[design.v]
module half_adder(a, b, sum, carry);
	input a, b;
	output sum, carry;
	assign sum = a^b;
	assign carry = a&b;
endmodule
module add4b(a,b,sum);
	input [3:0] a,b;
	output [3:0] sum;
	wire [3:0] sum;
	assign sum = a + b;
endmodule
module add6b(a, b, sum);
	input [5:0] a,b;
	output [5:0] sum;
	wire [5:0] sum;
	assign sum = a + b;
endmodule
module add8b(a,b,sum);
	input [7:0] a,b;
	output [7:0] sum;
	wire [7:0] sum;
	assign sum = a + b;
endmodule
module add12b(a,b,sum);
	input [11:0] a,b;
	output [11:0] sum;
	wire [11:0] sum;
	assign sum = a + b;
endmodule
module add16b(a,b,sum);
	input [15:0] a,b;
	output [15:0] sum;
	wire [15:0] sum;
	assign sum = a + b;
endmodule
module add24b(a,b,sum);
	input [23:0] a,b;
	output [23:0] sum;
	wire [23:0] sum;
	assign sum = a + b;
endmodule
module add32b(a,b,sum);
	input [31:0] a,b;
	output [31:0] sum;
	wire [31:0] sum;
	assign sum = a + b;
endmodule
module add48b (
    input [47:0] a,
    input [47:0] b,
    output [47:0] sum
);
    assign sum = a + b;
endmodule
module vedic_multiplier_2x2(a, b, result_2x2);
	input[1:0] a, b;
	output[3:0] result_2x2;
	wire[3:0] temp;
	assign result_2x2[0] = a[0] & b[0];
	assign temp[0] = a[0] & b[1];
	assign temp[1] = a[1] & b[0];
	assign temp[2] = a[1] & b[1];
	half_adder h1(temp[0], temp[1], result_2x2[1], temp[3]);
	half_adder h2(temp[2], temp[3], result_2x2[2], result_2x2[3]);
endmodule
module vedic_multiplier_4x4(a, b, result_4x4);
	input[3:0] a, b;
	output[7:0] result_4x4;
	wire[3:0] q0, q1, q2, q3, w0, w1;
	wire[5:0] w2, w3, w4, w5, w6;
	vedic_multiplier_2x2 v2_0(a[1:0], b[1:0], q0[3:0]);
	vedic_multiplier_2x2 v2_1(a[1:0], b[3:2], q1[3:0]);
	vedic_multiplier_2x2 v2_2(a[3:2], b[1:0], q2[3:0]);
	vedic_multiplier_2x2 v2_3(a[3:2], b[3:2], q3[3:0]);
	assign w0[3:0] = {2'b0, q0[3:2]};
	add4b a4_0(w0[3:0], q1[3:0], w1[3:0]);
	assign w2 = {2'b0, q2[3:0]};
	assign w3 = {q3[3:0], 2'b0};
	add6b a6_0(w2, w3, w4);
	assign w5 = {2'b0, w1[3:0]};
	add6b a6_1(w4, w5, w6);
	assign result_4x4[7:2] = w6[5:0];
	assign result_4x4[1:0] = q0[1:0];
endmodule
module vedic_multiplier_8x8(a, b, result_8x8);
	input[7:0] a, b;
	output[15:0] result_8x8;
	wire[15:0] q0, q1, q2, q3;
	wire[7:0] w0, w1;
	wire[11:0] w2, w3, w4, w5, w6;
	vedic_multiplier_4x4 v4_0(a[3:0], b[3:0], q0[15:0]);
	vedic_multiplier_4x4 v4_1(a[3:0], b[7:4], q1[15:0]);
	vedic_multiplier_4x4 v4_2(a[7:4], b[3:0], q2[15:0]);
	vedic_multiplier_4x4 v4_3(a[7:4], b[7:4], q3[15:0]);
   assign w0[7:0] = {4'b0, q0[7:4]};
	add8b a8_0(w0, q1, w1);
	assign w2 = {4'b0, q2[7:0]};
	assign w3 = {q3[7:0], 4'b0};
	add12b a12_0(w2, w3, w4);
	assign w5 = {4'b0, w1[7:0]};
	add12b a12_1(w4, w5, w6);
	assign result_8x8[15:4] = w6[11:0];
	assign result_8x8[3:0] = q0[3:0];
endmodule
module vedic_multiplier_16x16(a, b, result_16x16);
	input[15:0] a, b;
	output[31:0] result_16x16;
	wire[15:0] q0, q1, q2, q3;
	wire[15:0] w0, w1;
	wire[23:0] w2, w3, w4, w5, w6;
	vedic_multiplier_8x8 v8_0(a[7:0], b[7:0], q0[15:0]);
	vedic_multiplier_8x8 v8_1(a[7:0], b[15:8], q1[15:0]);
	vedic_multiplier_8x8 v8_2(a[15:8], b[7:0], q2[15:0]);
	vedic_multiplier_8x8 v8_3(a[15:8], b[15:8], q3[15:0]);
   assign w0[15:0] = {8'b0, q0[15:8]};
	add16b a16_0(w0, q1, w1);
	assign w2 = {8'b0, q2[15:0]};
	assign w3 = {q3[15:0], 8'b0};
	add24b a24_0(w2, w3, w4);
	assign w5 = {8'b0, w1[15:0]};
	add24b a24_1(w4, w5, w6);
	assign result_16x16[31:8] = w6[23:0];
	assign result_16x16[7:0] = q0[7:0];
endmodule
module vedic_multiplier_32x32_pipelined(
    input clk,
    input [31:0] a, b,
    output reg [63:0] result_32x32
);
    wire [31:0] q0, q1, q2, q3;
    reg [31:0] q0_reg, q1_reg, q2_reg, q3_reg;
    reg [31:0] w1_reg;
    reg [47:0] w2, w3, w4_reg, w5_reg, w6_reg;
    reg [15:0] lo_d1, lo_d2, lo_d3;
    vedic_multiplier_16x16 v16_0(.a(a[15:0]), .b(b[15:0]), .result_16x16(q0));
    vedic_multiplier_16x16 v16_1(.a(a[15:0]), .b(b[31:16]), .result_16x16(q1));
    vedic_multiplier_16x16 v16_2(.a(a[31:16]), .b(b[15:0]), .result_16x16(q2));
    vedic_multiplier_16x16 v16_3(.a(a[31:16]), .b(b[31:16]), .result_16x16(q3));
    always @(posedge clk) begin
        q0_reg <= q0;
        q1_reg <= q1;
        q2_reg <= q2;
        q3_reg <= q3;
    end
    always @(posedge clk) begin
        w1_reg <= {16'b0, q0_reg[31:16]} + q1_reg;
    end
    always @(posedge clk) begin
        w2 <= {16'b0, q2_reg};
        w3 <= {q3_reg, 16'b0};
        w4_reg <= w2 + w3;
    end
    always @(posedge clk) begin
        w5_reg <= {16'b0, w1_reg};
        w6_reg <= w4_reg + w5_reg;
    end
    always @(posedge clk) begin
        lo_d1 <= q0_reg[15:0];
        lo_d2 <= lo_d1;
        lo_d3 <= lo_d2;
    end
	 always @(posedge clk) begin
	     result_32x32[63:16] <= w6_reg;
        result_32x32[15:0] <= lo_d3;
	 end 
endmodule
[run.sh]
#!/bin/bash
# the make line also repeats each setting of config.mk as NAME=value (left out here)
make -C /OpenROAD-flow-scripts/flow DESIGN_CONFIG=/design/flow/config.mk WORK_HOME=/design/flow/orfs CLKGATE_MAP_FILE= finish
[config.mk]
export PLATFORM = sky130hd
export DESIGN_NAME = vedic_multiplier_32x32_pipelined
export DESIGN_NICKNAME = vedic_multiplier_32x32_pipelined
export VERILOG_FILES = /design/flow/design.v
export SDC_FILE = /design/flow/constraint.sdc
export NUM_CORES = 4
export LEC_CHECK = 0
export CAP_MARGIN = 20
export CELL_PAD_IN_SITES_DETAIL_PLACEMENT = 2
export CORE_MARGIN = 7
export CORE_UTILIZATION = 34
export CTS_CLUSTER_SIZE = 13
export MIN_ROUTING_LAYER = met1
export PLACE_DENSITY_LB_ADDON = 0.18
export SETUP_SLACK_MARGIN = -0.12
export SLEW_MARGIN = 20
[constraint.sdc]
create_clock -name core_clock -period 17.6 [get_ports {clk}]
set_input_delay 3.5200 -clock core_clock [delete_from_list [all_inputs] [get_ports {clk}]]
set_output_delay 3.5200 -clock core_clock [all_outputs]
set_load 0.01 [all_outputs]
==> results of run 1 <==
[stage by stage]
stage | hold slack [ns] | setup slack, ns | util, %
floorplan | 0.3096 | 5.069 | -
detailed placement | 0.3132 | 2.986 | 36.54
CTS | 0.2886 | 3.705 | 37.60
global route | 0.2854 | 3.030 | 37.60
finish | 0.3013 | 3.626 | 37.62
global placement | 0.3108 | 3.445 | 36.54
[cell type report]
| cell class | instances | area, um^2 |
|---|---|---|
| diodes | 15 | 37.54 |
| clock buffers | 68 | 1463 |
| clock inverters | 31 | 456.7 |
| fillers | 19850 | 113100 |
| inverters | 787 | 2954 |
| multi-input cells | 5349 | 49220 |
| flip-flops and latches | 464 | 9289 |
| well taps | 2370 | 2965 |
| repair buffers | 201 | 1829 |
[layer usage]
| metal | global-route usage (%) | up-vias |
|---|---|---|
| met5 | 0 | - |
| li1 | - | 22650 |
| met2 | 35.07 | 433 |
| met4 | 3.869 | 0 |
| met3 | 1.868 | 206 |
| met1 | 22.98 | 23770 |
==> run_results.csv, run 1 <==
group,metric,value,unit
run_status,status,"complete, no violations",
route,wl_met1,82720,um
placement,gp_congestion,0.8193,
final_timing,rsz0062_at_grt,"false",
die,die_x,441.8,um
die,num_rows,156,
final_timing,setup_violations,0,
global_route,grt_pass1_wl,297800,um
synthesis,ys_sh_aoi,10.62,%
clocking,ctsResizeCount,0,
cells_and_area,fin_cells,9285,
setup_path,end_kind,"flip-flop",
setup_path,crit_type,"in2reg",
synthesis,syn_avg_cell_area,9.148,um^2
route,post-route-drc-count,0,
clocking,ctsRootBufferMaster,"clkbuf_16",
route,wire_per_inst,19.86,um
global_route,grt_start_max_net_pins,33,
route,vias,47050,
synthesis,ys_async_sr_fraction,0,%
synthesis,yosysWarnings,6,
cells_and_area,nets,8788,
final_timing,max_freq,0.07156,GHz
setup_path,worstPathRequired,18.17,ns
synthesis,synth-simple-area-share,15.45,%
placement,place_hpwl,148200,um
placement,dp_cells,9171,
placement,io_buffers,128,
route,routed_wl,184400,um
die,io_pins,129,
die,die_h,441.8,um
clocking,holdBufCountCts,0,
placement,placed_cell_area,66250,um^2
synthesis,ys_sh_mux,0.06436,%
final_timing,finClkSkew,0.04594,ns
run,warning_count,26,
run,max_cap_viol_count,0,
final_timing,max-slew-margin-rel,45.40,%
setup_path,rr_endpoint,"w1_reg[18]$_DFF_P_",
setup_path,path_common_cell,"ha_1",
setup_path,r2r_start,"q0_reg[16]$_DFF_P_",
worst_hold_path,hold_depth,0,
route,met3_length,4420,um
synthesis,ff_type,"dfxtp_1",
setup_path,crit_fanout,28,
synthesis,top_area_share,29.60,%
synthesis,syn_nets,8733,
route,postRouteAntennaNets,0,
synthesis,synth_top_cell_by_area,"ha_1",
setup_path,setup.worst_path.end,"q3_reg[30]$_DFF_P_",
route,wl_met2,93470,um
route,routed.top_layer,"met4",
route,viasPerCell,5.067,
clocking,cts_tree,"built",
synthesis,ys_cells,6801,
global_route,overflow,0,
synthesis,area_leaders,"ha_1, dfxtp_1, fa_1",
global_route,antenna_found_initial,24,
worst_hold_path,hold_path_end,"w3[25]$_DFF_P_",
die,core,181300,um^2
setup_path,r2r_cells,11,
final_timing,fin_crit_sh,79.40,%
worst_hold_path,holdCritPathClass,"reg2reg",
die,dieArea,195200,um^2
clocking,cts_max_path_buffers,3,
synthesis,netlist_area,62210,um^2
synthesis,xor_area_share,10.66,%
clocking,htree_levels,2,
setup_path,start_kind,"input pin",
setup_path,r2r_setup_slack,13.77,ns
synthesis,top_cell,"ha_1",
global_route,grt.total_usage,18.63,%
cells_and_area,final_area,68210,um^2
final_timing,final_hold_viol_count,0,
synthesis,ys_area,62210,um^2
setup_path,cpLargestDelayFamily,"adder cells",
synthesis,synth_flop_count,464,
clocking,cts_sinks,464,
setup_path,crit_arrival,14.54,ns
route,dr.pass1.iters,5,
synthesis,ys_types,75,
clocking,clk_pin_slew,0.06,ns
setup_path,crit_start,"b[16]",
clocking,insertion_delay,0.69,ns
global_route,first_global_vias,55040,
clocking,numCtsBuffers,53,
synthesis,edf_count,0,
synthesis,synthTopLogicFamily,"adder cells",
final_timing,fin_crit,13.97,ns
route,initialDrtViolationCount,1191,
synthesis,ys_seq_share,14.93,%
synthesis,yosys.area_share.adder,42.31,%
setup_path,path_buffers,6,
setup_path,critPathMaxStageDelay,0.90,ns
setup_path,path_depth,46,
final_timing,worstMarginPinSlew,0.8172,ns
final_timing,finalSetupTns,0,ns
synthesis,synthCells,6801,
die,floorplan.core_util,34.31,%
worst_hold_path,min_from,"q3_reg[9]$_DFF_P_",
clocking,postCtsSetupRepairBufs,0,
synthesis,top_cells_by_count,"ha_1, and2_1, inv_1, xnor2_1, dfxtp_1",
cells_and_area,area_growth,9.639,%
setup_path,crit_path_top_delay_cell,"clkdlybuf4s50_1",
final_timing,final_max_slew_viol_count,0,
==> run 2: changes to the inputs <==
CAP_MARGIN = 15   (was 20)
CELL_PAD_IN_SITES_DETAIL_PLACEMENT = 0   (was 2)
CELL_PAD_IN_SITES_GLOBAL_PLACEMENT = 2   (was unset)
CORE_MARGIN = 2   (was 7)
CORE_UTILIZATION = 56   (was 34)
CTS_CLUSTER_SIZE = unset   (was 13)
GPL_ROUTABILITY_DRIVEN = 1   (was unset)
HOLD_SLACK_MARGIN = -0.08   (was unset)
MIN_ROUTING_LAYER = unset   (was met1)
PLACE_DENSITY_LB_ADDON = 0.29   (was 0.18)
SETUP_SLACK_MARGIN = 0.77   (was -0.12)
TNS_END_PERCENT = 35   (was unset)
clock period = 10.2 ns   (was 17.6 ns; I/O delays follow)
==> run 2 against run 1 <==
Now fails the layout checks on setup timing. Core utilization is 31 points higher. Sequential share of layout area down 1.3 points. Clock skew shrank 0.025 ns. Design area up 11%. Flip-flop count unchanged. Critical endpoint is now q3_reg[31]$_DFF_P_. Setup slack lost 3.7 ns. Synthesized cell count did not move. Synthesized area unchanged. Global-route usage rose by 9.0 points. Highest routed layer is now met5.
==> run_results.csv, run 2 <==
group,metric,value,unit
run_status,status,"failed layout checks",
run_status,check-failures,"setup timing",
cells_and_area,area_growth,21.49,%
run,warning_count,29,
worst_hold_path,min_from,"w1_reg[2]$_DFF_P_",
clocking,insertion_delay,0.63,ns
setup_path,critPathMaxStageDelay,0.52,ns
route,wire_per_inst,17.12,um
route,viasPerCell,5.269,
die,num_rows,122,
synthesis,xor_area_share,10.66,%
synthesis,top_cell,"ha_1",
final_timing,final_max_slew_viol_count,0,
synthesis,syn_nets,8733,
route,vias,48000,
final_timing,setup_slack,-0.07041,ns
synthesis,synth_top_cell_by_area,"ha_1",
cells_and_area,nets,9505,
setup_path,crit_fanout,5,
setup_path,cpLargestDelayFamily,"adder cells",
setup_path,crit_start,"b[16]",
setup_path,rr_endpoint,"w6_reg[45]$_DFF_P_",
final_timing,fin_crit,10.27,ns
route,post-route-drc-count,0,
synthesis,netlist_area,62210,um^2
setup_path,path_depth,46,
setup_path,path_buffers,8,
setup_path,crit_type,"in2reg",
final_timing,whs,0.3163,ns
final_timing,setup_violations,6,
synthesis,ys_cells,6801,
synthesis,ys_types,75,
worst_hold_path,hold_depth,0,
clocking,holdBufCountCts,0,
clocking,cts_max_path_buffers,3,
final_timing,finalSetupTns,-0.1790,ns
run,max_cap_viol_count,0,
setup_path,start_kind,"input pin",
die,die_h,337.3,um
cells_and_area,fin_util,68.49,%
placement,place_hpwl,128700,um
route,routed.top_layer,"met5",
setup_path,setup.worst_path.end,"q3_reg[31]$_DFF_P_",
synthesis,area_leaders,"ha_1, dfxtp_1, fa_1",
die,die_x,337.3,um
global_route,overflow,0,
setup_path,crit_path_top_delay_cell,"fa_1",
setup_path,r2r_cells,9,
placement,gp_congestion,0.9045,
clocking,cts_sinks,464,
final_timing,fin_crit_sh,100.7,%
route,met3_length,6425,um
synthesis,synthCells,6801,
setup_path,crit_arrival,10.80,ns
synthesis,top_area_share,29.60,%
die,io_pins,129,
synthesis,edf_count,0,
worst_hold_path,hold_path_end,"w5_reg[2]$_DFF_P_",
synthesis,ys_async_sr_fraction,0,%
setup_path,end_kind,"flip-flop",
synthesis,top_cells_by_count,"ha_1, and2_1, inv_1, xnor2_1, dfxtp_1",
route,dr.pass1.iters,5,
route,wl_met1,72160,um
cells_and_area,final_area,75580,um^2
setup_path,r2r_start,"w4_reg[3]$_DFF_P_",
global_route,grt.total_usage,27.61,%
synthesis,synthTopLogicFamily,"adder cells",
die,dieArea,113800,um^2
synthesis,ys_area,62210,um^2
synthesis,ff_type,"dfxtp_1",
placement,io_buffers,128,
route,wl_met2,73710,um
global_route,grt_pass1_wl,250700,um
cells_and_area,n_fill_cell,8826,
synthesis,ys_sh_mux,0.06436,%
clocking,htree_levels,2,
synthesis,ys_seq_share,14.93,%
global_route,grt_start_max_net_pins,33,
synthesis,synth_flop_count,464,
global_route,first_global_vias,49900,
die,core,110400,um^2
route,initialDrtViolationCount,1852,
placement,placed_cell_area,70820,um^2
synthesis,ys_sh_aoi,10.62,%
global_route,antenna_found_initial,16,
synthesis,yosys.area_share.adder,42.31,%
final_timing,worstMarginPinSlew,0.9813,ns
worst_hold_path,holdCritPathClass,"reg2reg",
cells_and_area,seq_area,9289,um^2
final_timing,max-slew-margin-rel,33.89,%
setup_path,path_common_cell,"ha_4",
clocking,clk_pin_slew,0.06,ns
clocking,ctsRootBufferMaster,"clkbuf_16",
setup_path,worstPathRequired,10.73,ns
route,postRouteAntennaNets,0,
synthesis,yosysWarnings,6,
die,floorplan.core_util,56.37,%
synthesis,syn_avg_cell_area,9.148,um^2
final_timing,final_hold_viol_count,0,
synthesis,synth-simple-area-share,15.45,%
route,routed_wl,155900,um
cells_and_area,combGateArea,51900,um^2
setup_path,r2r_setup_slack,6.63,ns
final_timing,finClkSkew,0.02115,ns
clocking,cts_tree,"built",
final_timing,rsz0062_at_grt,"true",
final_timing,max_freq,0.09737,GHz
clocking,numCtsBuffers,51,
==> run 2: metrics by stage <==
stage               instances  setup slack (ns)
floorplan                6801          -0.05117
global placement         8928            -1.158
detailed placement       8928            -1.318
CTS                      9073         -0.005599
global route             9102           -0.4611
finish                   9109          -0.07041
==> run 2: repair_timing <==
action | in CTS | in global routing
pin swaps | 305 | 232
resized | 345 | 167
buffers inserted | 51 | 29
cloned | 0 | 0
endpoints found under the setup margin | 69 | 69
==> run 2: routing by layer <==
metal,GRT usage [%],up-vias
li1,-,24100
met1,36.57,23040
met2,48.04,688
met3,2.788,164
met4,6.839,2
met5,0,-
==> run 2: layout make-up <==
cell class	instances	area share, %
tap	1488	2.463
sequential	464	12.29
multi-input combinational	5349	68.67
clock buffer	66	1.895
timing repair buffer	920	10.24
antenna	7	0.02318
inverter	787	3.912
clock inverter	28	0.5082
==> run 3: changes to the inputs <==
CELL_PAD_IN_SITES_DETAIL_PLACEMENT = unset   (was 0)
CELL_PAD_IN_SITES_GLOBAL_PLACEMENT = unset   (was 2)
CORE_UTILIZATION = 71   (was 56)
GPL_ROUTABILITY_DRIVEN = unset   (was 1)
HOLD_SLACK_MARGIN = unset   (was -0.08)
PLACE_DENSITY_LB_ADDON = unset   (was 0.29)
SETUP_SLACK_MARGIN = 1.58   (was 0.77)
TNS_END_PERCENT = unset   (was 35)
clock period = 6.24 ns   (was 10.2 ns; I/O delays follow)
==> run 3 against run 2 <==
The layout fails its checks (antenna rules, setup timing). Synthesized area did not move. Design area up 3.8%. Cell count decreased by 0.83%. Count of clock-buffer cells in the layout decreased by 6. Routed wire length grew 32%. Synthesized cell count stayed put. Register-to-register slack lost 4.3 ns. Die area shrank 21%. Via count increased by 16%. Critical path type unchanged. Largest cell class unchanged. Highest routed layer unchanged.
==> run_results.csv, run 3 <==
group,metric,value,unit
route,initialDrtViolationCount,4428,
final_timing,max_freq,0.09988,GHz
placement,gp_congestion,0.9394,
setup_path,cpLargestDelayFamily,"adder cells",
run_status,check-failures,"antenna rules, setup timing",
final_timing,final_hold_viol_count,0,
clocking,numCtsBuffers,47,
cells_and_area,n_fill_cell,3820,
synthesis,synthCells,6801,
synthesis,ys_async_sr_fraction,0,%
setup_path,path_depth,47,
synthesis,ys_sh_mux,0.06436,%
die,dieArea,90010,um^2
cells_and_area,nets,9760,
final_timing,setup_slack,-3.772,ns
cells_and_area,fin_cells,9033,
die,floorplan.core_util,71.71,%
route,viasPerCell,6.147,
worst_hold_path,min_from,"w6_reg[15]$_DFF_P_",
synthesis,ys_cells,6801,
synthesis,ys_area,62210,um^2
final_timing,finClkSkew,0.02854,ns
placement,place_hpwl,132700,um
die,num_rows,108,
setup_path,start_kind,"input pin",
run,warning_count,31,
setup_path,crit_start,"a[17]",
synthesis,top_cells_by_count,"ha_1, and2_1, inv_1, xnor2_1, dfxtp_1",
run_status,status,"failed layout checks",
clocking,ctsRootBufferMaster,"clkbuf_16",
global_route,first_global_vias,56170,
route,vias,55530,
synthesis,area_leaders,"ha_1, dfxtp_1, fa_1",
clocking,cts_tree,"built",
synthesis,ys_seq_share,14.93,%
setup_path,crit_type,"in2reg",
final_timing,whs,0.3189,ns
clocking,htree_levels,2,
setup_path,r2r_setup_slack,2.38,ns
setup_path,worstPathRequired,6.80,ns
synthesis,top_cell,"ha_1",
route,dr.pass1.iters,6,
clocking,insertion_delay,0.66,ns
final_timing,worstMarginPinSlew,1.328,ns
synthesis,yosys.area_share.adder,42.31,%
synthesis,ys_sh_aoi,10.62,%
setup_path,r2r_cells,9,
final_timing,setup_violations,93,
route,routed_wl,205100,um
setup_path,path_common_cell,"ha_4",
cells_and_area,combGateArea,53240,um^2
setup_path,critPathMaxStageDelay,1.02,ns
global_route,grt.total_usage,39.93,%
die,core,86750,um^2
final_timing,fin_crit,10.01,ns
synthesis,synth_flop_count,464,
global_route,grt_start_max_net_pins,30,
route,post-route-drc-count,0,
synthesis,synthTopLogicFamily,"adder cells",
worst_hold_path,holdCritPathClass,"reg2reg",
setup_path,path_buffers,12,
synthesis,ys_types,75,
setup_path,end_kind,"flip-flop",
die,die_x,300.0,um
setup_path,crit_path_top_delay_cell,"o21ai_0",
synthesis,netlist_area,62210,um^2
synthesis,synth_top_cell_by_area,"ha_1",
clocking,cts_max_path_buffers,3,
route,wire_per_inst,22.70,um
synthesis,xor_area_share,10.66,%
placement,dp_slack,-4.263,ns
route,postRouteAntennaNets,1,
synthesis,edf_count,0,
synthesis,yosysWarnings,6,
setup_path,rr_endpoint,"w6_reg[45]$_DFF_P_",
final_timing,fin_crit_sh,160.5,%
synthesis,syn_nets,8733,
setup_path,crit_fanout,4,
setup_path,setup.worst_path.end,"q2_reg[29]$_DFF_P_",
setup_path,r2r_start,"w5_reg[2]$_DFF_P_",
global_route,overflow,0,
clocking,clk_pin_slew,0.07,ns
run,max_cap_viol_count,0,
cells_and_area,seq_area,9289,um^2
final_timing,final_max_slew_viol_count,0,
global_route,grt_pass1_wl,287200,um
synthesis,top_area_share,29.60,%
worst_hold_path,hold_depth,0,
synthesis,synth-simple-area-share,15.45,%
clocking,holdBufCountCts,0,
die,die_h,300.0,um
synthesis,syn_avg_cell_area,9.148,um^2
final_timing,rsz0062_at_grt,"true",
final_timing,max-slew-margin-rel,10.56,%
placement,dp_cells,8791,
setup_path,crit_arrival,10.58,ns
die,io_pins,129,
global_route,antenna_found_initial,14,
worst_hold_path,hold_path_end,"result_32x32[31]$_DFF_P_",
clocking,cts_sinks,464,
placement,io_buffers,128,
cells_and_area,area_growth,26.13,%
synthesis,ff_type,"dfxtp_1",
==> run 3: through the flow <==
stage | setup TNS [ns] | utilization, % | cell area [um^2]
after floorplan | -204.66 | - | 63880
after global placement | -300.85 | 83.95 | 72830
after detailed placement | -318.43 | 83.95 | 72830
after CTS | -220.89 | 88.45 | 76730
after global routing | -277.61 | 90.43 | 78450
final | -258.75 | 90.46 | 78470
==> run 3: area by class of cell <==
type / count / area share (%)
timing repair buffer: 1179 / 12.64
clock buffer: 60 / 1.586
sequential: 464 / 11.84
antenna: 12 / 0.03827
inverter: 787 / 3.777
tap: 1155 / 1.842
clock inverter: 27 / 0.4353
multi-input combinational: 5349 / 67.85
==> run 3: timing repair <==
| action | CTS | global route |
|---|---|---|
| buffers inserted | 89 | 52 |
| resized | 337 | 244 |
| gates cloned | 2 | 0 |
| pin swaps | 270 | 248 |
| endpoints found under the setup margin | 108 | 106 |
==> run 3: metal layers <==
layer	part of all wire, %	global-route usage (%)
met5	0.046	0
met4	7.5	18.50
met3	9.4	6.453
met2	46	69.34
met1	37	48.40
==> run 4: changes to the inputs <==
CAP_MARGIN = 20   (was 15)
CORE_UTILIZATION = 69   (was 71)
CTS_CLUSTER_SIZE = 95   (was unset)
SETUP_SLACK_MARGIN = unset   (was 1.58)
clock period = 14.8 ns   (was 6.24 ns; I/O delays follow)
==> run 4 against run 3 <==
Now clean on timing, DRC and antenna. Synthesized area unchanged. Flip-flop count unchanged. Critical path type unchanged. Highest routed layer unchanged.
==> run_results.csv, run 4 <==
group,metric,value,unit
synthesis,top_area_share,29.60,%
setup_path,path_buffers,5,
synthesis,ys_sh_mux,0.06436,%
setup_path,cpLargestDelayFamily,"adder cells",
setup_path,crit_fanout,11,
route,wire_per_inst,17.60,um
die,die_h,304.3,um
clocking,htree_levels,2,
placement,dp_slack,1.274,ns
synthesis,netlist_area,62210,um^2
synthesis,top_cells_by_count,"ha_1, and2_1, inv_1, xnor2_1, dfxtp_1",
global_route,grt_pass1_wl,233600,um
route,postRouteAntennaNets,0,
synthesis,ys_async_sr_fraction,0,%
synthesis,synth_flop_count,464,
cells_and_area,n_fill_cell,6899,
die,floorplan.core_util,69.33,%
final_timing,final_max_slew_viol_count,0,
final_timing,rsz0062_at_grt,"false",
synthesis,synthTopLogicFamily,"adder cells",
synthesis,area_leaders,"ha_1, dfxtp_1, fa_1",
global_route,first_global_vias,46400,
final_timing,setup_violations,0,
synthesis,top_cell,"ha_1",
global_route,grt_start_max_net_pins,33,
synthesis,yosys.area_share.adder,42.31,%
worst_hold_path,hold_depth,0,
synthesis,xor_area_share,10.66,%
setup_path,path_depth,45,
clocking,ctsRootBufferMaster,"clkbuf_16",
clocking,numCtsBuffers,49,
synthesis,synthCells,6801,
route,post-route-drc-count,0,
placement,place_hpwl,113800,um
synthesis,ys_cells,6801,
die,core,89740,um^2
synthesis,synth-simple-area-share,15.45,%
cells_and_area,area_growth,6.964,%
final_timing,finClkSkew,0.05422,ns
global_route,grt.total_usage,31.19,%
setup_path,start_kind,"input pin",
clocking,ctsResizeCount,0,
synthesis,ff_type,"dfxtp_1",
clocking,postCtsSetupRepairBufs,0,
setup_path,setup.worst_path.end,"q3_reg[30]$_DFF_P_",
setup_path,crit_type,"in2reg",
setup_path,end_kind,"flip-flop",
synthesis,ys_sh_aoi,10.62,%
clocking,cts_max_path_buffers,3,
run,max_cap_viol_count,0,
setup_path,crit_path_top_delay_cell,"clkdlybuf4s50_1",
synthesis,syn_nets,8733,
global_route,antenna_found_initial,15,
setup_path,r2r_setup_slack,11.49,ns
synthesis,edf_count,0,
die,die_x,304.3,um
route,dr.pass1.iters,5,
setup_path,r2r_start,"q1_reg[0]$_DFF_P_",
final_timing,max-slew-margin-rel,24.70,%
clocking,cts_sinks,464,
die,dieArea,92580,um^2
synthesis,ys_types,75,
synthesis,ys_seq_share,14.93,%
setup_path,rr_endpoint,"w1_reg[18]$_DFF_P_",
route,viasPerCell,5.625,
placement,gp_congestion,0.9202,
worst_hold_path,hold_path_end,"w5_reg[4]$_DFF_P_",
setup_path,r2r_cells,11,
clocking,insertion_delay,0.66,ns
setup_path,worstPathRequired,15.32,ns
die,num_rows,110,
placement,io_buffers,128,
synthesis,yosysWarnings,6,
route,routed_wl,142000,um
run,warning_count,28,
final_timing,fin_crit_sh,87.60,%
final_timing,max_freq,0.07713,GHz
final_timing,final_hold_viol_count,0,
die,io_pins,129,
clocking,cts_tree,"built",
worst_hold_path,holdCritPathClass,"reg2reg",
run_status,status,"complete, no violations",
cells_and_area,nets,8782,
setup_path,path_common_cell,"ha_1",
synthesis,syn_avg_cell_area,9.148,um^2
route,vias,45390,
clocking,holdBufCountCts,0,
route,initialDrtViolationCount,2091,
global_route,overflow,0,
final_timing,finalSetupTns,0,ns
final_timing,fin_crit,12.96,ns
final_timing,worstMarginPinSlew,1.126,ns
setup_path,crit_start,"a[16]",
clocking,clk_pin_slew,0.06,ns
synthesis,ys_area,62210,um^2
setup_path,crit_arrival,13.49,ns
synthesis,synth_top_cell_by_area,"ha_1",
final_timing,setup_slack,1.836,ns
setup_path,critPathMaxStageDelay,0.76,ns
worst_hold_path,min_from,"w1_reg[4]$_DFF_P_",
[run 4: stage by stage]
stage	utilization, %	cell area, um^2	std cells	hold WS (ns)
floorplan	-	62210	6801	0.3096
global placement	72.17	64760	7975	0.3095
detailed placement	72.17	64760	7975	0.3121
CTS	74.15	66540	8065	0.3141
global route	74.15	66540	8065	0.3267
finish	74.16	66550	8069	0.3089
[run 4: metal layers]
| metal | GRT usage (%) | part of all wire (%) | up-vias | wire [um] |
|---|---|---|---|---|
| met5 | 0 | 0.0099 | - | 14 |
| met4 | 6.654 | 2.1 | 2 | 2921 |
| met3 | 3.789 | 5.4 | 161 | 7603 |
| met2 | 54.16 | 47 | 838 | 66300 |
| met1 | 41.62 | 46 | 21740 | 65200 |
| li1 | - | - | 22650 | - |
[run 4: final cells by class]
type,count,area [um^2],area share (%)
Tap cell,1176,1471,2.211
Antenna cell,4,10.01,0.01504
Clock inverter,29,407.9,0.6129
Inverter,787,2954,4.439
Sequential cell,464,9289,13.96
Clock buffer,61,1371,2.061
Timing Repair Buffer,199,1827,2.745
Multi-Input combinational cell,5349,49220,73.96
==> run 5: changes to the inputs <==
ABC_AREA = 1   (was unset)
CAP_MARGIN = 15   (was 20)
CORE_UTILIZATION = 71   (was 69)
CTS_CLUSTER_DIAMETER = 222   (was unset)
CTS_CLUSTER_SIZE = unset   (was 95)
MAX_ROUTING_LAYER = met4   (was unset)
clock period = 8.87 ns   (was 14.8 ns; I/O delays follow)
==> run 5 against run 4 <==
The flow now stops in 5_1_grt. Die area up 4.4%. Synthesized cell count up 35%. Synthesized area up 7.5%.
==> run_results.csv, run 5 <==
group,metric,value,unit
run_status,status,"aborted with a tool error",
run_status,failed_stage,"5_1_grt",
run_status,stop_error,"[ERROR GRT-0232] Routing congestion too high. Check the congestion heatmap in the GUI.",
synthesis,synth_top_cell_by_area,"ha_1",
synthesis,synthTopLogicFamily,"adder cells",
global_route,overflow,629,
synthesis,top_area_share,27.55,%
die,core,93330,um^2
synthesis,edf_count,0,
placement,placed_cell_area,77320,um^2
synthesis,ff_type,"dfxtp_1",
synthesis,yosysWarnings,6,
synthesis,xor_area_share,9.136,%
synthesis,ys_area,66860,um^2
die,die_h,310.9,um
placement,dp_cells,11270,
synthesis,synth-simple-area-share,18.81,%
clocking,holdBufCountCts,0,
synthesis,top_cell,"nand2_1",
synthesis,netlist_area,66860,um^2
clocking,ctsRootBufferMaster,"clkbuf_16",
synthesis,top_cells_by_count,"nand2_1, inv_1, ha_1, dfxtp_1, a21oi_1",
placement,io_buffers,128,
clocking,htree_levels,2,
synthesis,ys_sh_aoi,5.683,%
synthesis,ys_async_sr_fraction,0,%
clocking,cts_max_path_buffers,3,
synthesis,syn_avg_cell_area,7.289,um^2
synthesis,ys_seq_share,13.89,%
clocking,numCtsBuffers,51,
placement,gp_congestion,1.024,
synthesis,yosys.area_share.adder,39.37,%
die,floorplan.core_util,71.64,%
synthesis,ys_types,43,
global_route,grt.total_usage,83.76,%
synthesis,area_leaders,"ha_1, dfxtp_1, nand2_1",
synthesis,synthCells,9173,
die,num_rows,112,
synthesis,ys_cells,9173,
placement,place_hpwl,171500,um
die,dieArea,96640,um^2
synthesis,syn_nets,11110,
synthesis,synth_flop_count,464,
synthesis,ys_sh_mux,0,%
clocking,cts_sinks,464,
die,io_pins,129,
die,die_x,310.9,um
run 5: through the flow:
step	setup WS, ns	TNS (ns)
after floorplan	-0.5241	-14.61
after global placement	-1.589	-96.91
after detailed placement	-1.936	-116.19
after CTS	-0.5468	-15.82
run 5: metal layers:
metal / global-route usage, % / GRT overflow
met3: 71.63 / 67
met1: 82.17 / 64
met5: - / -
met2: 96.65 / 310
met4: 79.91 / 188
run 5: what timing repair did:
item / in CTS
endpoints found under the setup margin: 80
gates resized: 524
pin swaps: 368
setup buffers: 69
==> run 6: changes to the inputs <==
ABC_AREA = unset   (was 1)
CAP_MARGIN = 20   (was 15)
CORE_UTILIZATION = 40   (was 71)
CTS_CLUSTER_DIAMETER = unset   (was 222)
MAX_ROUTING_LAYER = unset   (was met4)
clock period = 8.88 ns   (was 8.87 ns; I/O delays follow)
==> run 6 against run 5 <==
Synthesized area decreased by 7.0%. The layout now fails its checks (setup timing). Die area increased by 64%. Synthesized cell count decreased by 26%.
==> run_results.csv, run 6 <==
group,metric,value,unit
final_timing,fin_crit_sh,111.7,%
synthesis,top_area_share,29.60,%
synthesis,yosysWarnings,6,
placement,place_hpwl,134300,um
run_status,check-failures,"setup timing",
global_route,grtUsageMet1,26.57,%
setup_path,path_buffers,6,
route,vias,48380,
setup_path,path_common_cell,"ha_4",
run,warning_count,29,
route,dr.pass1.iters,5,
global_route,use_met2,35.70,%
worst_hold_path,min_from,"w2[1]$_DFF_P_",
synthesis,ys_seq_share,14.93,%
global_route,antenna_found_initial,14,
die,num_rows,144,
route,postRouteAntennaNets,0,
global_route,grt.total_usage,20.20,%
clocking,clk_pin_slew,0.06,ns
final_timing,max-slew-margin-rel,52.32,%
clocking,ctsRootBufferMaster,"clkbuf_16",
synthesis,ys_cells,6801,
setup_path,worstPathRequired,9.40,ns
synthesis,ys_sh_mux,0.06436,%
synthesis,synth_flop_count,464,
global_route,met3_usage,1.857,%
synthesis,ff_type,"dfxtp_1",
route,wire_per_inst,16.43,um
clocking,cts_sinks,464,
clocking,cts_tree,"built",
synthesis,syn_nets,8733,
setup_path,r2r_start,"q0_reg[16]$_DFF_P_",
global_route,first_global_vias,50190,
final_timing,final_hold_viol_count,0,
synthesis,ys_sh_aoi,10.62,%
setup_path,setup.worst_path.end,"q3_reg[31]$_DFF_P_",
synthesis,xor_area_share,10.66,%
global_route,grt_start_max_net_pins,33,
synthesis,synthCells,6801,
cells_and_area,combGateArea,52610,um^2
cells_and_area,seq_area,9289,um^2
route,viasPerCell,4.929,
synthesis,area_leaders,"ha_1, dfxtp_1, fa_1",
route,routed_wl,161200,um
route,post-route-drc-count,0,
clocking,htree_levels,2,
setup_path,start_kind,"input pin",
placement,gp_congestion,0.8869,
synthesis,top_cell,"ha_1",
die,core,154200,um^2
setup_path,crit_path_top_delay_cell,"fa_1",
placement,dp_cells,9642,
final_timing,setup_slack,-1.039,ns
synthesis,synth_top_cell_by_area,"ha_1",
setup_path,rr_endpoint,"w1_reg[26]$_DFF_P_",
final_timing,worstMarginPinSlew,0.7100,ns
worst_hold_path,hold_depth,0,
final_timing,rsz0062_at_grt,"true",
setup_path,r2r_setup_slack,5.45,ns
setup_path,crit_type,"in2reg",
cells_and_area,n_fill_cell,14190,
synthesis,ys_types,75,
final_timing,setup_violations,58,
synthesis,top_cells_by_count,"ha_1, and2_1, inv_1, xnor2_1, dfxtp_1",
setup_path,cpLargestDelayFamily,"adder cells",
worst_hold_path,hold_path_end,"w4_reg[1]$_DFF_P_",
final_timing,max_freq,0.1008,GHz
worst_hold_path,holdCritPathClass,"reg2reg",
synthesis,synth-simple-area-share,15.45,%
placement,io_buffers,128,
clocking,numCtsBuffers,51,
final_timing,final_max_slew_viol_count,0,
synthesis,synthTopLogicFamily,"adder cells",
final_timing,finalSetupTns,-36.85,ns
placement,dp_slack,-2.148,ns
synthesis,edf_count,0,
clocking,insertion_delay,0.62,ns
synthesis,ys_area,62210,um^2
cells_and_area,fin_cells,9816,
synthesis,syn_avg_cell_area,9.148,um^2
die,io_pins,129,
setup_path,path_depth,46,
die,dieArea,158700,um^2
die,floorplan.core_util,40.34,%
die,die_x,398.4,um
run_status,status,"failed layout checks",
global_route,overflow,0,
cells_and_area,nets,9656,
setup_path,crit_fanout,4,
setup_path,r2r_cells,11,
final_timing,fin_crit,9.919,ns
cells_and_area,fin_util,50.76,%
global_route,busiest_layer,"met2",
global_route,grt_pass1_wl,258100,um
clocking,cts_max_path_buffers,3,
setup_path,end_kind,"flip-flop",
die,die_h,398.4,um
synthesis,netlist_area,62210,um^2
final_timing,finClkSkew,0.01386,ns
setup_path,crit_start,"b[17]",
run,max_cap_viol_count,0,
setup_path,crit_arrival,10.44,ns
synthesis,yosys.area_share.adder,42.31,%
cells_and_area,area_growth,25.83,%
route,initialDrtViolationCount,1573,
setup_path,critPathMaxStageDelay,0.53,ns
synthesis,ys_async_sr_fraction,0,%
## run 6: cell type report
cell class              count  share of cell area [%]
clock buffers              67                   1.809
well taps                2044                   3.267
diodes                      6                 0.01918
flip-flops and latches    464                   11.87
repair buffers           1071                   11.61
clock inverters            28                  0.4475
multi-input cells        5349                   67.20
inverters                 787                   3.777
## run 6: routing by layer
metal  vias to the layer above  part of all wire, %
met5                         -                    0
met4                         0                  2.2
met3                       154                  3.4
met2                       610                   48
met1                     23200                   46
li1                      24420                    -
## run 6: metrics by stage
step                      area, um^2  hold WS, ns
after floorplan                63310       0.3096
after global placement         73340       0.3107
after detailed placement       73340       0.3121
after CTS                      76480       0.3117
after global routing           78270       0.3236
final                          78280       0.3210
## run 6: timing repair
| action | 4_1_cts | 5_1_grt |
|---|---|---|
| pin swaps | 191 | 276 |
| buffers inserted | 57 | 49 |
| endpoints found under the setup margin | 74 | 74 |
| endpoints found under the hold margin | 0 | 0 |
| resized | 251 | 323 |
| hold buffers | 0 | 0 |
| cloned | 1 | 1 |
==> run 7: changes to the inputs <==
CORE_UTILIZATION = 72   (was 40)
PLACE_DENSITY_LB_ADDON = 0.24   (was unset)
clock period = 9.32 ns   (was 8.88 ns; I/O delays follow)
==> run 7 against run 6 <==
Fails layout checks on antenna rules, setup timing. Setup slack worse by 0.36 ns. Flip-flop count unchanged. Sequential share of layout area is 0.36 points higher. First-iteration DRC count went up to 3.3 times the previous value. Hold slack got worse by 0.0040 ns. Critical path type unchanged. Register-to-register slack worse by 0.09 ns. Non-clock buffer count down 156.
==> run_results.csv, run 7 <==
group,metric,value,unit
route,vias,57000,
die,io_pins,129,
global_route,first_global_vias,56860,
final_timing,final_max_slew_viol_count,0,
cells_and_area,nets,9499,
final_timing,fin_crit_sh,115.0,%
final_timing,rsz0062_at_grt,"true",
placement,placed_cell_area,70490,um^2
synthesis,yosysWarnings,6,
clocking,numCtsBuffers,50,
final_timing,worstMarginPinSlew,1.144,ns
synthesis,edf_count,0,
synthesis,xor_area_share,10.66,%
route,dr.pass1.iters,8,
worst_hold_path,hold_depth,0,
run_status,status,"failed layout checks",
setup_path,path_buffers,6,
route,viasPerCell,6.499,
final_timing,fin_crit,10.72,ns
cells_and_area,area_growth,22.14,%
setup_path,rr_endpoint,"w1_reg[28]$_DFF_P_",
setup_path,path_depth,45,
setup_path,setup.worst_path.end,"q1_reg[29]$_DFF_P_",
global_route,grt.total_usage,40.34,%
synthesis,top_cells_by_count,"ha_1, and2_1, inv_1, xnor2_1, dfxtp_1",
synthesis,ys_sh_aoi,10.62,%
setup_path,start_kind,"input pin",
final_timing,setup_slack,-1.400,ns
placement,dp_cells,8568,
run,warning_count,29,
setup_path,crit_fanout,3,
clocking,clk_pin_slew,0.08,ns
setup_path,r2r_setup_slack,5.36,ns
final_timing,max-slew-margin-rel,21.74,%
route,postRouteAntennaNets,1,
setup_path,crit_start,"b[19]",
route,wire_per_inst,24.46,um
setup_path,cpLargestDelayFamily,"adder cells",
route,routed_wl,214500,um
setup_path,path_common_cell,"ha_1",
run_status,check-failures,"antenna rules, setup timing",
setup_path,end_kind,"flip-flop",
final_timing,finalSetupTns,-47.71,ns
synthesis,top_cell,"ha_1",
synthesis,syn_avg_cell_area,9.148,um^2
synthesis,synthTopLogicFamily,"adder cells",
die,dieArea,88780,um^2
placement,io_buffers,128,
synthesis,ys_cells,6801,
cells_and_area,fin_cells,8771,
global_route,overflow,0,
synthesis,synthCells,6801,
route,initialDrtViolationCount,5136,
final_timing,final_hold_viol_count,0,
clocking,htree_levels,2,
placement,place_hpwl,133400,um
synthesis,netlist_area,62210,um^2
final_timing,setup_violations,62,
synthesis,synth_flop_count,464,
synthesis,ys_seq_share,14.93,%
setup_path,crit_path_top_delay_cell,"fa_1",
worst_hold_path,holdCritPathClass,"reg2reg",
synthesis,ys_area,62210,um^2
die,core,85410,um^2
worst_hold_path,hold_path_end,"result_32x32[0]$_DFF_P_",
synthesis,yosys.area_share.adder,42.31,%
worst_hold_path,min_from,"lo_d3[0]$_DFF_P_",
setup_path,r2r_start,"q0_reg[16]$_DFF_P_",
synthesis,synth-simple-area-share,15.45,%
die,die_x,298.0,um
synthesis,top_area_share,29.60,%
setup_path,worstPathRequired,9.92,ns
global_route,grt_pass1_wl,287400,um
placement,dp_slack,-1.836,ns
setup_path,r2r_cells,11,
final_timing,max_freq,0.09329,GHz
setup_path,crit_type,"in2reg",
clocking,insertion_delay,0.70,ns
clocking,ctsRootBufferMaster,"clkbuf_16",
synthesis,area_leaders,"ha_1, dfxtp_1, fa_1",
route,post-route-drc-count,0,
synthesis,ys_types,75,
global_route,antenna_found_initial,24,
run,max_cap_viol_count,0,
synthesis,ys_async_sr_fraction,0,%
global_route,grt_start_max_net_pins,33,
clocking,cts_max_path_buffers,3,
die,floorplan.core_util,72.84,%
clocking,cts_sinks,464,
synthesis,ys_sh_mux,0.06436,%
final_timing,finClkSkew,0.03334,ns
die,num_rows,107,
die,die_h,298.0,um
clocking,cts_tree,"built",
setup_path,crit_arrival,11.32,ns
synthesis,ff_type,"dfxtp_1",
synthesis,syn_nets,8733,
clocking,holdBufCountCts,0,
synthesis,synth_top_cell_by_area,"ha_1",
setup_path,critPathMaxStageDelay,0.57,ns
cells_and_area,final_area,75990,um^2
placement,gp_congestion,0.9970,
-- run 7: what timing repair did --
item | in CTS | in global routing
setup endpoints to repair | 67 | 68
resized | 283 | 377
buffers inserted | 61 | 62
cloned | 0 | 0
pin swaps | 218 | 256
-- run 7: layout make-up --
| cell class | count | area, um^2 |
|---|---|---|
| diodes | 22 | 55.05 |
| clock buffers | 65 | 1388 |
| clock inverters | 25 | 361.6 |
| fillers | 3571 | 9424 |
| inverters | 787 | 2962 |
| multi-input cells | 5349 | 52730 |
| flip-flops and latches | 464 | 9289 |
| well taps | 1144 | 1431 |
| repair buffers | 915 | 7770 |
-- run 7: through the flow --
step	utilization, %	hold slack [ns]
finish	88.97	0.3170
global route	88.90	0.3225
CTS	86.35	0.3184
detailed placement	82.53	0.3121
global placement	82.53	0.3097
floorplan	-	0.3096
-- run 7: per-layer routing --
layer / wire length [um] / share of wire (%) / global-route usage [%]
met1: 71670 / 33 / 45.81
met2: 98290 / 46 / 70.61
met3: 23960 / 11 / 7.861
met4: 20540 / 9.6 / 23.07
met5: 54 / 0.025 / 0
==> run 8: changes to the inputs <==
ABC_AREA = 0   (was unset)
CAP_MARGIN = 10   (was 20)
CORE_ASPECT_RATIO = 0.79   (was unset)
CORE_MARGIN = 6   (was 2)
CORE_UTILIZATION = 65   (was 72)
GPL_ROUTABILITY_DRIVEN = 0   (was unset)
GPL_TIMING_DRIVEN = 0   (was unset)
HOLD_SLACK_MARGIN = -0.08   (was unset)
MAX_ROUTING_LAYER = met4   (was unset)
PLACE_DENSITY_LB_ADDON = unset   (was 0.24)
TNS_END_PERCENT = 45   (was unset)
clock period = 8.14 ns   (was 9.32 ns; I/O delays follow)
==> run 8 against run 7 <==
Via count down 16%. Largest cell class unchanged. The layout fails its checks (setup timing). Highest routed layer is now met4. Synthesized area unchanged. Critical path depth down 3.
==> run_results.csv, run 8 <==
group,metric,value,unit
route,dr.pass1.iters,5,
synthesis,ys_types,75,
final_timing,max_freq,0.09737,GHz
synthesis,top_area_share,29.60,%
worst_hold_path,min_from,"q3_reg[13]$_DFF_P_",
synthesis,yosysWarnings,6,
global_route,overflow,0,
final_timing,final_hold_viol_count,0,
synthesis,synth_flop_count,464,
synthesis,ff_type,"dfxtp_1",
synthesis,synth-simple-area-share,15.45,%
setup_path,cpLargestDelayFamily,"adder cells",
worst_hold_path,holdCritPathClass,"reg2reg",
final_timing,rsz0062_at_grt,"true",
run,max_cap_viol_count,0,
die,die_x,360.1,um
final_timing,final_max_slew_viol_count,0,
placement,dp_cells,8204,
synthesis,syn_avg_cell_area,9.148,um^2
setup_path,crit_start,"b[0]",
cells_and_area,area_growth,14.72,%
die,dieArea,103300,um^2
cells_and_area,combGateArea,52190,um^2
synthesis,top_cells_by_count,"ha_1, and2_1, inv_1, xnor2_1, dfxtp_1",
synthesis,top_cell,"ha_1",
setup_path,path_common_cell,"ha_4",
synthesis,ys_cells,6801,
route,vias,47970,
synthesis,synthCells,6801,
run_status,status,"failed layout checks",
route,post-route-drc-count,0,
final_timing,fin_crit,10.27,ns
final_timing,max-slew-margin-rel,26.23,%
setup_path,end_kind,"flip-flop",
synthesis,edf_count,0,
synthesis,ys_sh_aoi,10.62,%
cells_and_area,n_fill_cell,6865,
setup_path,r2r_cells,10,
setup_path,crit_path_top_delay_cell,"fa_2",
final_timing,worstMarginPinSlew,1.106,ns
placement,io_buffers,128,
die,num_rows,100,
clocking,numCtsBuffers,46,
cells_and_area,seq_area,9289,um^2
run_status,check-failures,"setup timing",
final_timing,fin_crit_sh,126.2,%
synthesis,area_leaders,"ha_1, dfxtp_1, fa_1",
route,initialDrtViolationCount,2972,
global_route,grt_start_max_net_pins,16,
synthesis,ys_async_sr_fraction,0,%
clocking,cts_sinks,464,
route,postRouteAntennaNets,0,
setup_path,worstPathRequired,8.62,ns
placement,placed_cell_area,66010,um^2
setup_path,critPathMaxStageDelay,0.60,ns
setup_path,setup.worst_path.end,"q2_reg[30]$_DFF_P_",
setup_path,start_kind,"input pin",
cells_and_area,fin_cells,8444,
setup_path,path_depth,42,
synthesis,ys_sh_mux,0.06436,%
global_route,grt_pass1_wl,259100,um
final_timing,finClkSkew,0.06569,ns
die,core,94470,um^2
worst_hold_path,hold_path_end,"w3[29]$_DFF_P_",
setup_path,rr_endpoint,"w1_reg[24]$_DFF_P_",
placement,place_hpwl,137000,um
synthesis,synthTopLogicFamily,"adder cells",
synthesis,synth_top_cell_by_area,"ha_1",
route,wire_per_inst,20.07,um
die,die_h,287.0,um
synthesis,ys_seq_share,14.93,%
synthesis,netlist_area,62210,um^2
clocking,cts_max_path_buffers,3,
global_route,grt.total_usage,32.36,%
clocking,htree_levels,2,
synthesis,xor_area_share,10.66,%
worst_hold_path,hold_depth,0,
clocking,insertion_delay,0.63,ns
synthesis,ys_area,62210,um^2
setup_path,path_buffers,8,
global_route,first_global_vias,47810,
setup_path,crit_type,"in2reg",
route,viasPerCell,5.681,
final_timing,finalSetupTns,-103.04,ns
placement,dp_slack,-3.568,ns
cells_and_area,nets,9046,
setup_path,r2r_setup_slack,4.47,ns
run,warning_count,31,
clocking,cts_tree,"built",
synthesis,yosys.area_share.adder,42.31,%
clocking,ctsRootBufferMaster,"clkbuf_16",
setup_path,crit_arrival,10.75,ns
die,io_pins,129,
setup_path,crit_fanout,5,
final_timing,setup_violations,78,
final_timing,setup_slack,-2.130,ns
route,routed_wl,169500,um
global_route,antenna_found_initial,24,
synthesis,syn_nets,8733,
clocking,clk_pin_slew,0.07,ns
die,floorplan.core_util,65.86,%
cells_and_area,final_area,71370,um^2
setup_path,r2r_start,"q1_reg[1]$_DFF_P_",
==> run 8: area by class of cell <==
| type | count | area share (%) |
|---|---|---|
| Clock inverter | 20 | 0.3068 |
| Clock buffer | 63 | 1.870 |
| Buffer | 200 | 1.830 |
| Tap cell | 1275 | 2.235 |
| Antenna cell | 20 | 0.07012 |
| Multi-Input combinational cell | 5349 | 73.13 |
| Timing Repair Buffer | 266 | 3.401 |
| Sequential cell | 464 | 13.01 |
| Inverter | 787 | 4.146 |
==> run 8: stage by stage <==
stage          utilization [%]  hold slack, ns
6_report                 75.56          0.2960
4_1_cts                  74.07          0.2898
2_1_floorplan                -          0.3096
3_5_place_dp             69.87          0.3121
5_1_grt                  75.54          0.2990
3_3_place_gp             69.87          0.3095
==> run 8: routing by layer <==
layer  vias up  wire length [um]  track usage (%)
met5         -                 0                -
met4         0              4876            8.094
met3       272             13030            5.370
met2      1358             74150            50.55
met1     23120             77410            44.25
li1      23230                 -                -
==> run 8: timing repair <==
item                       CTS  global route
pin swaps                  175           176
setup endpoints to repair   91            83
setup buffers               97            44
resized                    447           215
hold buffers                 0             0
==> run 9: changes to the inputs <==
ABC_AREA = unset   (was 0)
CAP_MARGIN = 15   (was 10)
CORE_ASPECT_RATIO = unset   (was 0.79)
CORE_MARGIN = 2   (was 6)
CORE_UTILIZATION = 72   (was 65)
CTS_CLUSTER_SIZE = 74   (was unset)
GPL_ROUTABILITY_DRIVEN = unset   (was 0)
GPL_TIMING_DRIVEN = unset   (was 0)
HOLD_SLACK_MARGIN = 0.29   (was -0.08)
SETUP_SLACK_MARGIN = -0.46   (was unset)
TNS_END_PERCENT = unset   (was 45)
clock period = 9.63 ns   (was 8.14 ns; I/O delays follow)
==> run 9 against run 8 <==
The layout still fails its checks (setup timing). Die area shrank 14%. Hold slack improved by 0.0083 ns. Routed wire length is 3.2% lower. Setup slack improved by 1.5 ns. Critical endpoint is now q3_reg[27]$_DFF_P_.
==> run_results.csv, run 9 <==
group,metric,value,unit
worst_hold_path,hold_path_end,"w4_reg[5]$_DFF_P_",
route,wire_per_inst,18.91,um
final_timing,worstMarginPinSlew,0.9793,ns
synthesis,ys_async_sr_fraction,0,%
route,viasPerCell,5.774,
synthesis,synth_top_cell_by_area,"ha_1",
setup_path,crit_fanout,4,
setup_path,rr_endpoint,"w6_reg[43]$_DFF_P_",
synthesis,syn_nets,8733,
cells_and_area,nets,9418,
placement,place_hpwl,128700,um
die,die_x,298.0,um
final_timing,max-slew-margin-rel,34.03,%
synthesis,xor_area_share,10.66,%
placement,gp_congestion,0.9513,
final_timing,final_max_slew_viol_count,0,
setup_path,path_buffers,6,
worst_hold_path,hold_depth,0,
route,initialDrtViolationCount,2678,
setup_path,setup.worst_path.end,"q3_reg[27]$_DFF_P_",
die,die_h,298.0,um
clocking,htree_levels,2,
route,postRouteAntennaNets,0,
synthesis,synth_flop_count,464,
run_status,check-failures,"setup timing",
global_route,first_global_vias,52770,
synthesis,top_cell,"ha_1",
synthesis,yosysWarnings,6,
synthesis,ys_cells,6801,
synthesis,syn_avg_cell_area,9.148,um^2
synthesis,ys_area,62210,um^2
setup_path,crit_type,"in2reg",
synthesis,synthTopLogicFamily,"adder cells",
clocking,insertion_delay,0.65,ns
synthesis,yosys.area_share.adder,42.31,%
synthesis,synthCells,6801,
clocking,clk_pin_slew,0.07,ns
die,floorplan.core_util,72.84,%
clocking,ctsRootBufferMaster,"clkbuf_16",
final_timing,finalSetupTns,-15.05,ns
setup_path,worstPathRequired,10.16,ns
synthesis,top_cells_by_count,"ha_1, and2_1, inv_1, xnor2_1, dfxtp_1",
final_timing,max_freq,0.09777,GHz
setup_path,r2r_setup_slack,6.04,ns
final_timing,setup_violations,49,
synthesis,synth-simple-area-share,15.45,%
synthesis,top_area_share,29.60,%
die,dieArea,88780,um^2
final_timing,fin_crit,10.23,ns
synthesis,area_leaders,"ha_1, dfxtp_1, fa_1",
synthesis,ys_types,75,
route,routed_wl,164000,um
synthesis,ys_sh_mux,0.06436,%
clocking,cts_sinks,464,
placement,io_buffers,128,
route,dr.pass1.iters,6,
global_route,grt_pass1_wl,259800,um
run_status,status,"failed layout checks",
setup_path,crit_path_top_delay_cell,"fa_2",
synthesis,netlist_area,62210,um^2
cells_and_area,area_growth,18.02,%
placement,dp_slack,-1.936,ns
setup_path,path_depth,44,
setup_path,r2r_start,"w5_reg[1]$_DFF_P_",
synthesis,edf_count,0,
global_route,grt_start_max_net_pins,33,
setup_path,r2r_cells,9,
synthesis,ff_type,"dfxtp_1",
final_timing,setup_slack,-0.5977,ns
clocking,cts_tree,"built",
synthesis,ys_sh_aoi,10.62,%
setup_path,cpLargestDelayFamily,"adder cells",
worst_hold_path,holdCritPathClass,"reg2reg",
die,num_rows,107,
run,warning_count,31,
global_route,overflow,0,
final_timing,final_hold_viol_count,0,
route,post-route-drc-count,0,
setup_path,crit_start,"b[16]",
final_timing,finClkSkew,0.06279,ns
final_timing,rsz0062_at_grt,"true",
setup_path,end_kind,"flip-flop",
setup_path,path_common_cell,"ha_4",
worst_hold_path,min_from,"w2[5]$_DFF_P_",
run,max_cap_viol_count,0,
setup_path,start_kind,"input pin",
final_timing,fin_crit_sh,106.2,%
clocking,cts_max_path_buffers,3,
clocking,numCtsBuffers,47,
setup_path,crit_arrival,10.75,ns
die,io_pins,129,
die,core,85410,um^2
global_route,antenna_found_initial,13,
global_route,grt.total_usage,37.21,%
route,vias,50070,
synthesis,ys_seq_share,14.93,%
setup_path,critPathMaxStageDelay,0.59,ns
[run 9: final cells by class]
class	count	area, um^2
multi-input combinational	5349	51190
timing repair buffer	837	6852
clock buffer	58	1309
clock inverter	29	377.9
antenna	5	12.51
sequential	464	9289
tap	1144	1431
inverter	787	2959
fill	4801	11990
[run 9: timing repair]
action | 4_1_cts | 5_1_grt
buffers inserted | 17 | 23
endpoints found under the setup margin | 57 | 50
hold buffers | 3 | 0
resized | 143 | 214
hold endpoints to repair | 3 | 0
pin swaps | 109 | 184
[run 9: stage by stage]
step | std cells | utilization (%) | hold slack, ns | area (um^2)
after floorplan | 6801 | - | 0.3096 | 62800
after CTS | 8654 | 84.64 | 0.3052 | 72290
after detailed placement | 8558 | 82.06 | 0.3121 | 70090
final | 8673 | 85.96 | 0.3043 | 73420
after global placement | 8558 | 82.06 | 0.3096 | 70090
after global routing | 8671 | 85.95 | 0.3132 | 73420
[run 9: layer usage]
layer  vias to the layer above  global-route usage [%]  part of all wire [%]
met4                         0                   13.23                   3.9
met3                       428                   4.601                   5.8
li1                      23950                       -                     -
met2                      1345                   64.99                    49
met5                         -                       -                     0
met1                     24360                   43.98                    41
